==> fjord: inputs <==
## TL_UART
module TL_UART #(
    parameter [15:0] C_DEFAULT_BAUD_RATE = 16'd868,
    parameter C_DEFAULT_TX_ON = 1,
    parameter C_DEFAULT_RX_ON = 1,
    parameter C_TILELINK_ID_WIDTH = 1
) (
    input  wire                           uart_clock_i,
    input  wire                           uart_reset_i,
    input  wire [                    2:0] uart_a_opcode,
    input  wire [                    2:0] uart_a_param,
    input  wire [                    2:0] uart_a_size,
    input  wire [C_TILELINK_ID_WIDTH-1:0] uart_a_source,
    input  wire [                   11:0] uart_a_address,
    input  wire [                    3:0] uart_a_mask,
    input  wire [                   31:0] uart_a_data,
    input  wire                           uart_a_corrupt,
    input  wire                           uart_a_valid,
    output wire                           uart_a_ready,
    output wire [                    2:0] uart_d_opcode,
    output wire [                    1:0] uart_d_param,
    output wire [                    2:0] uart_d_size,
    output wire [C_TILELINK_ID_WIDTH-1:0] uart_d_source,
    output wire                           uart_d_denied,
    output wire [                   31:0] uart_d_data,
    output wire                           uart_d_corrupt,
    output wire                           uart_d_valid,
    input  wire                           uart_d_ready,
    input  wire                           UART_RX,
    output wire                           UART_TX,
    output wire                           UART_RX_IRQ,
    output wire                           UART_TX_IRQ
);
clock: 8.0 ns
lec_check: 0
abc_area: 1
cap_margin: 20
core_margin: 2
core_utilization: 40
gpl_routability_driven: 0
setup_slack_margin: -0.53
slew_margin: 20
run.sh (not shown) runs the stock make flow with config.mk's settings and CLKGATE_MAP_FILE=.
==> lagoon: changes against fjord <==
==> flow/config.mk (replaced) <==
export PLATFORM = sky130hd
export DESIGN_NAME = TL_UART
export DESIGN_NICKNAME = TL_UART
export VERILOG_FILES = /design/flow/design.v
export SDC_FILE = /design/flow/constraint.sdc
export NUM_CORES = 4
export LEC_CHECK = 0
export CAP_MARGIN = 20
export CORE_MARGIN = 2
export CORE_UTILIZATION = 65
export PLACE_DENSITY = 0.6
export SLEW_MARGIN = 20
==> flow/constraint.sdc (replaced) <==
create_clock -name core_clock -period 10.1 [get_ports {uart_clock_i}]
set_input_delay 2.0200 -clock core_clock [delete_from_list [all_inputs] [get_ports {uart_clock_i}]]
set_output_delay 2.0200 -clock core_clock [all_outputs]
set_load 0.01 [all_outputs]
==> delta: changes against fjord <==
--- a/flow/config.mk
+++ b/flow/config.mk
@@ -8,7 +8,12 @@
 export ABC_AREA = 1
 export CAP_MARGIN = 20
 export CORE_MARGIN = 2
-export CORE_UTILIZATION = 40
+export CORE_UTILIZATION = 37
+export CTS_CLUSTER_DIAMETER = 306
+export CTS_CLUSTER_SIZE = 29
 export GPL_ROUTABILITY_DRIVEN = 0
-export SETUP_SLACK_MARGIN = -0.53
+export GPL_TIMING_DRIVEN = 0
+export HOLD_SLACK_MARGIN = 0.1
+export MAX_ROUTING_LAYER = met4
+export SETUP_SLACK_MARGIN = -0.26
 export SLEW_MARGIN = 20
==> ember: changes against fjord <==
==> flow/config.mk (replaced) <==
export PLATFORM = sky130hd
export DESIGN_NAME = TL_UART
export DESIGN_NICKNAME = TL_UART
export VERILOG_FILES = /design/flow/design.v
export SDC_FILE = /design/flow/constraint.sdc
export NUM_CORES = 4
export LEC_CHECK = 0
export CAP_MARGIN = 0
export CORE_MARGIN = 2
export CORE_UTILIZATION = 72
export PLACE_DENSITY = 0.6
export SLEW_MARGIN = 20
==> flow/constraint.sdc (replaced) <==
create_clock -name core_clock -period 2.63 [get_ports {uart_clock_i}]
set_input_delay 0.5260 -clock core_clock [delete_from_list [all_inputs] [get_ports {uart_clock_i}]]
set_output_delay 0.5260 -clock core_clock [all_outputs]
set_load 0.01 [all_outputs]
==> metrics.yaml <==
outcome:
  status: "no timing/DRC/antenna violations"
final_layout:
  stdcell_count: 2546
  n_fill_cell: 2703
  finalInstanceArea_um2: 32400
worst_setup_path:
  worstPathRequired_ps: 10320
  rr_startpoint: "rx_fifo_inst.write_ptr[2]$_SDFFCE_PN0P_"
  cp_max_fo: 8
  critPathArrivalTime_ps: 5100
global_route:
  grt_pass1_wl_mm: 94.0
route:
  first_pass_iters: 5
yosys:
  ys_seq_share_pct: 67.8
worst_hold_path:
  holdPathEnd: "uart_reciever.rx_qq$_SDFF_PP1_"
[end of results for lagoon]
==> metrics.yaml <==
route:
  first_pass_iters: 6
final_layout:
  n_fill_cell: 1719
  finalInstanceArea_um2: 34200
final_timing:
  postLayoutSetupSlackWorst_ps: -104
  setup_viol: 1
yosys:
  ys_seq_share_pct: 67.8
worst_setup_path:
  cp_max_fo: 7
  critPathArrivalTime_ps: 3070
outcome:
  status: "failed layout checks"
  failed_checks: "negative setup slack"
global_route:
  grt_pass1_wl_mm: 113
[end of results for ember]
==> metrics.yaml <==
route:
  first_pass_iters: 7
  dr_wl_met2_mm: 34.7
worst_hold_path:
  holdPathEnd: "uart_reciever.rx_qq$_SDFF_PP1_"
  min_path_type: "reg -> reg"
yosys:
  ys_seq_share_pct: 65.2
  yosysTopAreaCell: "edfxtp_1"
worst_setup_path:
  reg2reg_slack_ps: 4370
  cp_max_fo: 58
  cp_num_buf_inv: 5
  critPathArrivalTime_ps: 4740
  worstPathRequired_ps: 8260
cts:
  cts_tree: "done"
global_route:
  grt_pass1_wl_mm: 115
final_layout:
  finalInstanceArea_um2: 34000
outcome:
  status: "no timing/DRC/antenna violations"
[end of results for fjord]
==> metrics.yaml <==
worst_setup_path:
  critPathArrivalTime_ps: 4230
  crit_path_start: "uart_a_address[6]"
  cp_max_fo: 8
  crit_slowest_cell: "nor2_1"
  rr_startpoint: "rx_fifo_inst.write_ptr[2]$_SDFFCE_PN0P_"
  worstPathRequired_ps: 8250
final_layout:
  stdcell_count: 4108
  n_fill_cell: 7800
worst_hold_path:
  holdPathEnd: "uart_reciever.rx_qq$_SDFF_PP1_"
cts:
  postCtsSetupRepairBufs: 0
global_route:
  grt_pass1_wl_mm: 126
die:
  die_width_um: 290
outcome:
  status: "no timing/DRC/antenna violations"
[end of results for delta]

========
==> job 1381: inputs <==
Starting RTL as in the previous note.
Settings: LEC_CHECK=0, CAP_MARGIN=20, CORE_MARGIN=2, CORE_UTILIZATION=71, CTS_CLUSTER_DIAMETER=240, PLACE_DENSITY_LB_ADDON=0.02, SLEW_MARGIN=20, TNS_END_PERCENT=5; clock period 7.54 ns.
==> job 8234: changes against job 1381 <==
Settings changed: CORE_UTILIZATION 71 to 72, CTS_CLUSTER_DIAMETER 240 to not set, PLACE_DENSITY set to 0.6, PLACE_DENSITY_LB_ADDON 0.02 to not set, SETUP_SLACK_MARGIN set to 0.22, TNS_END_PERCENT 5 to not set.
==> flow/constraint.sdc (replaced) <==
create_clock -name core_clock -period 2.63 [get_ports {uart_clock_i}]
set_input_delay 0.5260 -clock core_clock [delete_from_list [all_inputs] [get_ports {uart_clock_i}]]
set_output_delay 0.5260 -clock core_clock [all_outputs]
set_load 0.01 [all_outputs]
==> job 3869: changes against job 1381 <==
Settings changed: ABC_AREA set to 1, CORE_UTILIZATION 71 to 68, CTS_CLUSTER_DIAMETER 240 to not set, PLACE_DENSITY set to 0.6, PLACE_DENSITY_LB_ADDON 0.02 to not set, TNS_END_PERCENT 5 to not set.
==> flow/constraint.sdc (replaced) <==
create_clock -name core_clock -period 7.91 [get_ports {uart_clock_i}]
set_input_delay 1.5820 -clock core_clock [delete_from_list [all_inputs] [get_ports {uart_clock_i}]]
set_output_delay 1.5820 -clock core_clock [all_outputs]
set_load 0.01 [all_outputs]
==> load_flow_metrics.sql <==
-- flow metrics import
INSERT INTO impl_metrics (metric_group, metric, value, unit) VALUES
('power_and_ir_drop', 'power.switching', '1.65', 'mW'),
('cells_and_area', 'final_util', '0.796', ''),
('cells_and_area', 'nClkBuffers', '90', ''),
('setup_path', 'arrival_time_at_the_worst_endpoint', '4.67', 'ns'),
('final_timing', 'hold_slack', '0.419', 'ns'),
('logic_synthesis', 'synth.top_cells.by_area', 'edfxtp_1 (58%), mux4_2 (11%), dfxtp_1 (9.4%)', ''),
('outcome', 'outcome', 'finished clean', ''),
('power_and_ir_drop', 'vdd.ir_drop.worst', '0.299', 'mV'),
('final_timing', 'skew', '0.0178', 'ns'),
('power_and_ir_drop', 'cell_internal_pwr', '6.34', 'mW');
(the above is from job 1381)
==> load_flow_metrics.sql <==
-- flow metrics import
INSERT INTO impl_metrics (metric_group, metric, value, unit) VALUES
('outcome', 'outcome', 'finished with violations', ''),
('outcome', 'checkFailReasons', 'setup timing', ''),
('final_timing', 'postLayoutSetupSlackWorst', '-0.238', 'ns'),
('setup_path', 'arrival_time_at_the_worst_endpoint', '3.29', 'ns'),
('final_timing', 'skew', '0.0368', 'ns'),
('logic_synthesis', 'synth.top_cells.by_area', 'edfxtp_1 (58%), mux4_2 (11%), dfxtp_1 (9.4%)', ''),
('power_and_ir_drop', 'vdd.ir_drop.worst', '0.882', 'mV'),
('cells_and_area', 'nClkBuffers', '86', ''),
('final_timing', 'finalSetupViolations', '7', ''),
('power_and_ir_drop', 'cell_internal_pwr', '18.2', 'mW'),
('cells_and_area', 'final_util', '0.900', ''),
('final_timing', 'hold_slack', '0.426', 'ns'),
('setup_path', 'timing.setup.critical_path_class', 'in2reg', '');
(the above is from job 8234)
==> load_flow_metrics.sql <==
-- flow metrics import
INSERT INTO impl_metrics (metric_group, metric, value, unit) VALUES
('outcome', 'outcome', 'finished clean', ''),
('detailed_routing', 'met2_wirelength', '31.9', 'mm'),
('logic_synthesis', 'post-synth-top-area-fraction', '0.561', ''),
('clock_network', 'h-tree-depth', '3', ''),
('cells_and_area', 'mi_logic_area', '8950', 'um^2'),
('power_and_ir_drop', 'power.switching', '1.61', 'mW'),
('power_and_ir_drop', 'cell_internal_pwr', '5.94', 'mW'),
('setup_path', 'arrival_time_at_the_worst_endpoint', '4.48', 'ns'),
('logic_synthesis', 'synth.top_cells.by_area', 'edfxtp_1 (56%), dfxtp_1 (9.1%), nand2_1 (6.2%)', ''),
('cells_and_area', 'nClkBuffers', '94', ''),
('detailed_routing', 'post-route-drc-count', '0', ''),
('cells_and_area', 'final_util', '0.755', ''),
('placement', 'place_congestion', '0.908', ''),
('final_timing', 'hold_slack', '0.411', 'ns');
(the above is from job 3869)
